==> flow/run.sh <==
#!/bin/bash
# the make line also repeats each setting of config.mk as NAME=value (left out here)
make -C /OpenROAD-flow-scripts/flow DESIGN_CONFIG=/design/flow/config.mk WORK_HOME=/design/flow/orfs CLKGATE_MAP_FILE= finish
==> flow/design.v <==
`default_nettype none
`timescale 1ns / 1ps
module mul #(
    WIDTH=25,   
    FBITS=20    
    )(
    input wire signed [WIDTH-1:0] a,    
    input wire signed [WIDTH-1:0] b,    
    output reg signed [WIDTH-1:0] val   
    );
    localparam IBITS = WIDTH - FBITS;     
    localparam MSB = 2*WIDTH - IBITS - 1;  
    localparam LSB = WIDTH - IBITS;        
    localparam HALF = {1'b1, {FBITS-1{1'b0}}}; 
    reg sig_diff;   
    reg signed [WIDTH-1:0] a1, b1;   
    reg signed [WIDTH-1:0] prod_t;   
    reg signed [2*WIDTH-1:0] prod;   
    reg [FBITS-1:0] rbits;           
    reg round;   
    reg even;    
    reg signed [WIDTH-1:0] u_result;    
    always @(*) begin
        sig_diff = a[WIDTH-1] ^ b[WIDTH-1];
        a1 = a[WIDTH-1] ? -a : a;    
        b1 = b[WIDTH-1] ? -b : b;    
        prod = a1 * b1;  
        prod_t = prod[MSB:LSB];  
        rbits  = prod[FBITS-1:0];  
        round  = prod[FBITS-1];    
        even  = ~prod[FBITS];      
         u_result = (round && !(even && rbits == HALF)) ? prod_t + 25'b1 : prod_t;  
         val = sig_diff ? -u_result : u_result;
        end
endmodule
`timescale 1ns / 1ps
 module random(
  output wire [31:0] out,
  input wire clk,  
  input wire reset,
  input wire request        
  ); 
  parameter [31:0] mod = 32'b1000_0000_0000_0000_0000_0000_0000_0000;  
  parameter [31:0] a = 32'd22695477;    
  parameter [31:0] c = 32'b1;            
  reg [31:0] temp;              
  reg [63:0] temp1;             
  reg [31:0] temp2;             
  reg [31:0] temp_out;          
  reg [1:0] state;              
always @(posedge clk) begin
        if(state == 2'b00)
            temp1 <= temp * a + c;   
        else if(state == 2'b01)
            temp2 <= temp1 % mod;    
end
always @(posedge clk or posedge reset) begin
        if (reset) begin
            temp <= 32'd13;
            state <= 2'b00;
            temp_out <= 32'd0;
        end
        else begin
            if(state == 2'b00) begin 
                state <= 2'b01;
            end
            else if(state == 2'b01) begin
                state <= 2'b10;
            end
            else begin
                temp <= temp2;         
                if(request) 
                    state <= 2'b00;    
            end
            if (request)
                temp_out <= temp2;
        end
end
assign out = temp_out;
 endmodule
`default_nettype none
`timescale 1ns / 1ps
module barnsley #(
    FP_WIDTH=25,    
    FP_INT=5       
    ) (
    input  wire clk,                                     
    input wire reset,                                    
    output wire [19:0] iter_max,                          
    input wire iter_change,                              
    output reg done,                                     
    output wire complete,                                
    output reg signed [FP_WIDTH-1:0] xn,                 
    output reg signed [FP_WIDTH-1:0] yn
    );
    reg signed [FP_WIDTH-1:0] mul_a_1, mul_b_1, mul_a_2, mul_b_2;
    wire signed [FP_WIDTH-1:0] mul_val_1, mul_val_2;
    mul #(.WIDTH(FP_WIDTH), .FBITS(FP_WIDTH - FP_INT)) mul_inst_0 (
        /*verilator lint_on PINCONNECTEMPTY*/
        .a(mul_a_1),
        .b(mul_b_1),
        .val(mul_val_1)
    );
    mul #(.WIDTH(FP_WIDTH), .FBITS(FP_WIDTH - FP_INT)) mul_inst_1 (
        /*verilator lint_on PINCONNECTEMPTY*/
        .a(mul_a_2),
        .b(mul_b_2),
        .val(mul_val_2)
    );
    wire [31:0] random_out;
    random random_inst(.out(random_out), .clk(clk), .reset(reset), .request(done) );
    reg [19:0] n;
    reg signed [FP_WIDTH-1:0] x;
    reg signed [FP_WIDTH-1:0] y;
    reg [3:0] state;  
    reg [19:0] iter_value;
    reg iter_reg;
    wire iter_button;
    always @(posedge clk) 
    begin
        iter_reg <= iter_change;
    end
    assign iter_button = iter_change & ~iter_reg;
    localparam signed [FP_WIDTH-1:0] FP_0_16 = 25'b0000000101000111101011100;  
    localparam signed [FP_WIDTH-1:0] FP_0_15 = 25'b0000000100110011001100110;  
    localparam signed [FP_WIDTH-1:0] NFP_0_15 = 25'b1111111011001100110011010;  
    localparam signed [FP_WIDTH-1:0] FP_0_85 = 25'b0000011011001100110011001;  
    localparam signed [FP_WIDTH-1:0] FP_0_04 = 25'b0000000001010001111010111;   
    localparam signed [FP_WIDTH-1:0] NFP_0_04 = 25'b1111110011001100110011010;  
    localparam signed [FP_WIDTH-1:0] FP_0_2  = 25'b0000000110011001100110011;   
    localparam signed [FP_WIDTH-1:0] FP_0_23 = 25'b0000000111010111000010100;  
    localparam signed [FP_WIDTH-1:0] FP_0_22 = 25'b0000000111000010100011110;  
    localparam signed [FP_WIDTH-1:0] FP_0_24 = 25'b0000000111101011100001010;  
    localparam signed [FP_WIDTH-1:0] FP_0_26 = 25'b0000001000010100011110101;  
    localparam signed [FP_WIDTH-1:0] NFP_0_26 = 25'b1111110111101011100001011; 
    localparam signed [FP_WIDTH-1:0] FP_0_28 = 25'b0000001000111101011100001;  
    localparam signed [FP_WIDTH-1:0] FP_1_5  = 25'b0000110000000000000000000;  
    assign complete = (n >= iter_value);
    always @(posedge clk or posedge reset) 
    begin
        if (reset) 
            begin
                x <= 0;  y <= 0;
                xn <= 0; yn <= 0;
                n <= 0;  done <= 0;
                state <= 0;
                iter_value <= 1000;
            end
        else if (iter_button) 
            begin
                done <= 0;
                if (iter_value < 10000)
                    iter_value <= iter_value + 3000; 
            end
        else if (complete)
            done <= 0;
        else
            begin
                case (state)
                    4'b0000: 
                    begin
                        done <= 0;
                        state <= 4'b0001;
                    end
                    4'b0001: 
                    begin
                        done <= 0;
                        if (random_out < 32'd21474836)
                                xn <= 0;
                        else if (random_out < 32'd1846835936)
                            begin 
                                mul_a_1 <= x;
                                mul_b_1 <= FP_0_85;  
                                mul_a_2 <= y;
                                mul_b_2 <= FP_0_04;  
                            end
                        else if (random_out < 32'd1997159792)
                            begin 
                                mul_a_1 <= x;
                                mul_b_1 <= FP_0_2;  
                                mul_a_2 <= y;
                                mul_b_2 <= (FP_0_26);  
                            end
                        else 
                            begin
                                mul_a_1 <= x;
                                mul_b_1 <= (FP_0_15);  
                                mul_a_2 <= y;
                                mul_b_2 <= FP_0_28;  
                            end
                        state <= 4'b0010;
                    end
                    4'b0010: 
                    begin
                        done <= 0;
                        if (random_out < 32'd21474836)
                                xn <= 0;
                        else if (random_out < 32'd1846835936)
                            begin
                                xn <= mul_val_1 + mul_val_2; 
                            end
                        else if (random_out < 32'd1997159792)
                            begin 
                                xn <= mul_val_1 - mul_val_2; 
                            end
                        else 
                            begin
                                xn <= -mul_val_1 + mul_val_2;
                            end
                        state <= 4'b0011;
                    end
                    4'b0011: 
                    begin
                        done <= 0;
                        if (random_out < 32'd21474836)
                            begin
                                mul_a_1 <= FP_0_16;  
                                mul_b_1 <= y; 
                            end
                        else if (random_out < 32'd1846835936)
                            begin 
                                mul_a_1 <= x;
                                mul_b_1 <= (FP_0_04);  
                                mul_a_2 <= y;
                                mul_b_2 <= FP_0_85;  
                            end
                        else if (random_out < 32'd1997159792)
                            begin 
                                mul_a_1 <= x;
                                mul_b_1 <= FP_0_23;  
                                mul_a_2 <= y;
                                mul_b_2 <= FP_0_22;  
                            end
                        else 
                            begin
                                mul_a_1 <= x;
                                mul_b_1 <= FP_0_26;  
                                mul_a_2 <= y;
                                mul_b_2 <= FP_0_24;  
                            end
                        state <= 4'b0100;
                    end 
                    4'b0100: 
                    begin
                        done <= 0;
                        if (random_out < 32'd21474836)
                            begin
                                yn <= mul_val_1;
                            end
                        else if (random_out < 32'd1846835936) 
                            begin 
                                yn <= -mul_val_1 + mul_val_2 + FP_1_5;
                            end
                        else if (random_out < 32'd1997159792)
                            begin 
                                yn <= mul_val_1 + mul_val_2 + FP_1_5;
                            end
                        else 
                            begin
                                yn <= mul_val_1 + mul_val_2;
                            end
                        state <= 4'b0101;
                    end                     
                    4'b0101:
                    begin
                        x <= xn;
                        y <= yn;
                        n <= n + 1;
                        done <= 1;
                        state <= 4'b0000;
                    end
                endcase
            end
    end
    assign iter_max = iter_value;
endmodule
==> flow/constraint.sdc <==
create_clock -name core_clock -period 15.0 [get_ports {clk}]
set_input_delay 3.0000 -clock core_clock [delete_from_list [all_inputs] [get_ports {clk}]]
set_output_delay 3.0000 -clock core_clock [all_outputs]
set_load 0.01 [all_outputs]
==> flow/config.mk <==
export PLATFORM = sky130hd
export DESIGN_NAME = barnsley
export DESIGN_NICKNAME = barnsley
export VERILOG_FILES = /design/flow/design.v
export SDC_FILE = /design/flow/constraint.sdc
export NUM_CORES = 4
export LEC_CHECK = 0
export CAP_MARGIN = 5
export CELL_PAD_IN_SITES_DETAIL_PLACEMENT = 2
export CELL_PAD_IN_SITES_GLOBAL_PLACEMENT = 1
export CORE_MARGIN = 10
export CORE_UTILIZATION = 57
export CTS_CLUSTER_DIAMETER = 103
export CTS_CLUSTER_SIZE = 71
export GPL_ROUTABILITY_DRIVEN = 0
export GPL_TIMING_DRIVEN = 0
export MIN_ROUTING_LAYER = met2
export SETUP_SLACK_MARGIN = 1.9
export SLEW_MARGIN = 20
==> impl_metrics.json, run 1 <==
{
  "numSynthFlops": 359,
  "toolErrorMsg": "[ERROR DPL-0033] detailed placement checks failed during check placement.",
  "postSynth.asyncResetShare": 0.577,
  "flop_cell": "dfrtp_1",
  "ys_top_logic_family": "adder cells",
  "syn_avg_cell_area_um2": 9.29,
  "yosysTopAreaCellShare": 0.365,
  "synth.yosys.num_cells": 7469,
  "synthSimpleGateAreaFrac": 0.132,
  "synthCells": 7469,
  "yosys-top-cells-count": "inv_1 (1675), fa_1 (1264), nand2_1 (648)",
  "chipArea_um2": 136000,
  "portBuffers": 71,
  "synth.most_common_cell": "inv_1",
  "yosysWarnings": 3,
  "xor_share": 0.0518,
  "status": "aborted with a tool error",
  "die_x_um": 369,
  "core_um2": 120000,
  "rows": 127,
  "adder_share": 0.466,
  "synthDistinctLibCells": 108,
  "edf_count": 151,
  "io_pins": 75,
  "netlist_area_um2": 69400,
  "area_leaders": "fa_1 (36%), ha_1 (10%), inv_1 (9.1%)",
  "synth_seq_share": 0.140,
  "synth_top_cell_by_area": "fa_1",
  "fp_util": 0.576,
  "ys_sh_mux": 0.0186,
  "aoi_share": 0.0848,
  "die_h_um": 369,
  "stop_stage": "detailed placement (3_5_place_dp)",
  "ys_area_um2": 69400
}
through the flow:
step                    hold slack, ps  setup TNS, ps  setup slack (ps)
after floorplan                    400              0              1930
after global placement             401         -30390             -2450
==> inputs of run 2 (changes only) <==
- CAP_MARGIN: 5 -> 20
- CELL_PAD_IN_SITES_DETAIL_PLACEMENT: 2 -> not set
- CELL_PAD_IN_SITES_GLOBAL_PLACEMENT: 1 -> not set
- CORE_MARGIN: 10 -> 2
- CORE_UTILIZATION: 57 -> 40
- CTS_CLUSTER_DIAMETER: 103 -> not set
- CTS_CLUSTER_SIZE: 71 -> not set
- GPL_ROUTABILITY_DRIVEN: 0 -> not set
- GPL_TIMING_DRIVEN: 0 -> not set
- MIN_ROUTING_LAYER: met2 -> not set
- SETUP_SLACK_MARGIN: 1.9 -> not set
- clock period: 15.0 -> 17.5 ns (I/O delays scaled with it)
==> run 2 against run 1 <==
Now clean on timing, DRC and antenna. Die size rose by 30%. Synthesized area did not move. Synthesized cell count did not move.
==> impl_metrics.json, run 2 <==
{
  "status": "complete, no violations",
  "ys_top_logic_family": "adder cells",
  "crit_family": "adder cells",
  "skew_ps": 33.7,
  "r2r_start": "mul_a_1[0]",
  "yosysTopAreaCellShare": 0.365,
  "slowest_stage": "xor2_1",
  "ant_nets": 0,
  "drtIter0Drc": 4134,
  "rsz0062_at_grt": "no",
  "hold_class": "reg2reg",
  "io_pins": 75,
  "min_to": "iter_value[14]",
  "tool_warnings": 78,
  "cts-buffers-inserted": 44,
  "diodes": 0,
  "slew_viol_final": 0,
  "netlist_area_um2": 69400,
  "cts_buffer_depth": 3,
  "worstSkewPairLatency_ps": 610,
  "period_needed_ps": 16050,
  "setup.worst_path.end": "yn[24]",
  "syn_avg_cell_area_um2": 9.29,
  "fmax_mhz": 62.3,
  "grt-ovfl-total": 0,
  "path_clk_slew_ps": 70,
  "first_pass_iters": 5,
  "crit_fanout": 16,
  "hold_viol": 0,
  "area_leaders": "fa_1 (36%), ha_1 (10%), inv_1 (9.1%)",
  "hold_depth": 0,
  "post_cts_buffers": 0,
  "synth_top_cell_by_area": "fa_1",
  "yosys-top-cells-count": "inv_1 (1675), fa_1 (1264), nand2_1 (648)",
  "tns_ps": 0,
  "remaining_drc_errors": 0,
  "cts_tree": "built",
  "die_h_um": 421,
  "synth.most_common_cell": "inv_1",
  "hold_buffers": 0,
  "postSynth.asyncResetShare": 0.577,
  "nets": 9257,
  "routed.top_layer": "met5",
  "cpPeakStageDelay_ps": 820,
  "finalWeightedCongestion": 0.961,
  "worst-path-buf-inv": 7,
  "met2_length_um": 101000,
  "layout.core_utilization": 0.435,
  "core_um2": 172000,
  "chipArea_um2": 177000,
  "cts_resized": 0,
  "first_global_vias": 55113,
  "yosysWarnings": 3,
  "fp_util": 0.404,
  "wl_met1_um": 86800,
  "synthSimpleGateAreaFrac": 0.132,
  "ys_area_um2": 69400,
  "critPathLaunch": "mul_a_1[0]",
  "aoi_share": 0.0848,
  "r2r_cells": 48,
  "rows": 152,
  "grt_max_degree": 136,
  "hp-start": "iter_value[14]",
  "crit_path_start_kind": "flop",
  "synthDistinctLibCells": 108,
  "path_depth": 48,
  "cts_sinks": 359,
  "dp_hpwl_um": 173000,
  "wl_met3_um": 13800,
  "finalClockPeriodUsage": 0.917,
  "adder_share": 0.466,
  "die_x_um": 421,
  "clk_root_buffer_cell": "clkbuf_16",
  "end_kind": "flop",
  "numSynthFlops": 359,
  "antenna_found_initial": 2,
  "grt_pass1_wl_um": 333000,
  "edf_count": 151,
  "synth_seq_share": 0.140,
  "xor_share": 0.0518,
  "tightest_slew_ps": 1200,
  "totalWireLength_um": 213000,
  "regToRegSetupSlack_ps": 1450,
  "flop_cell": "dfrtp_1",
  "setup_violations": 0,
  "synthCells": 7469,
  "r2r-end": "yn[24]",
  "cp.required_ps": 18000,
  "synth.yosys.num_cells": 7469,
  "syn_to_final_growth_pct": 7.74,
  "relSlewSlack": 0.195,
  "whs_ps": 406,
  "wl_per_cell_um": 21.8,
  "vias": 51906,
  "portBuffers": 71,
  "grt_use_total": 0.248,
  "ys_sh_mux": 0.0186,
  "critical_path_class": "reg2reg",
  "critical_path_arrival_ps": 16550,
  "cap_violations": 0,
  "fillers": 16740,
  "via_per_inst": 5.31,
  "htreeDepth": 2
}
==> run 2: cell type report <==
cell class | count | area, µm² | area share
well taps | 2310 | 2890 | 0.0387
clock inverters | 22 | 218 | 0.00291
flip-flops and latches | 359 | 9750 | 0.130
clock buffers | 60 | 1230 | 0.0165
inverters | 1678 | 6310 | 0.0843
repair buffers | 191 | 1640 | 0.0219
multi-input cells | 5152 | 52700 | 0.705
==> run 2: per-layer routing <==
layer  global-route usage  up-vias
li1                     -    23152
met1                0.322    26403
met2                0.409     1922
met3               0.0339      425
met4                0.114        4
met5                    0        -
==> run 2: metrics by stage <==
stage	cell area, µm²	cells	worst slack, ps
6_report	74800	9772	1450
5_1_grt	74800	9772	590
4_1_cts	74700	9770	1670
3_5_place_dp	73300	9688	1700
3_3_place_gp	73300	9688	2100
2_1_floorplan	69400	7471	3850
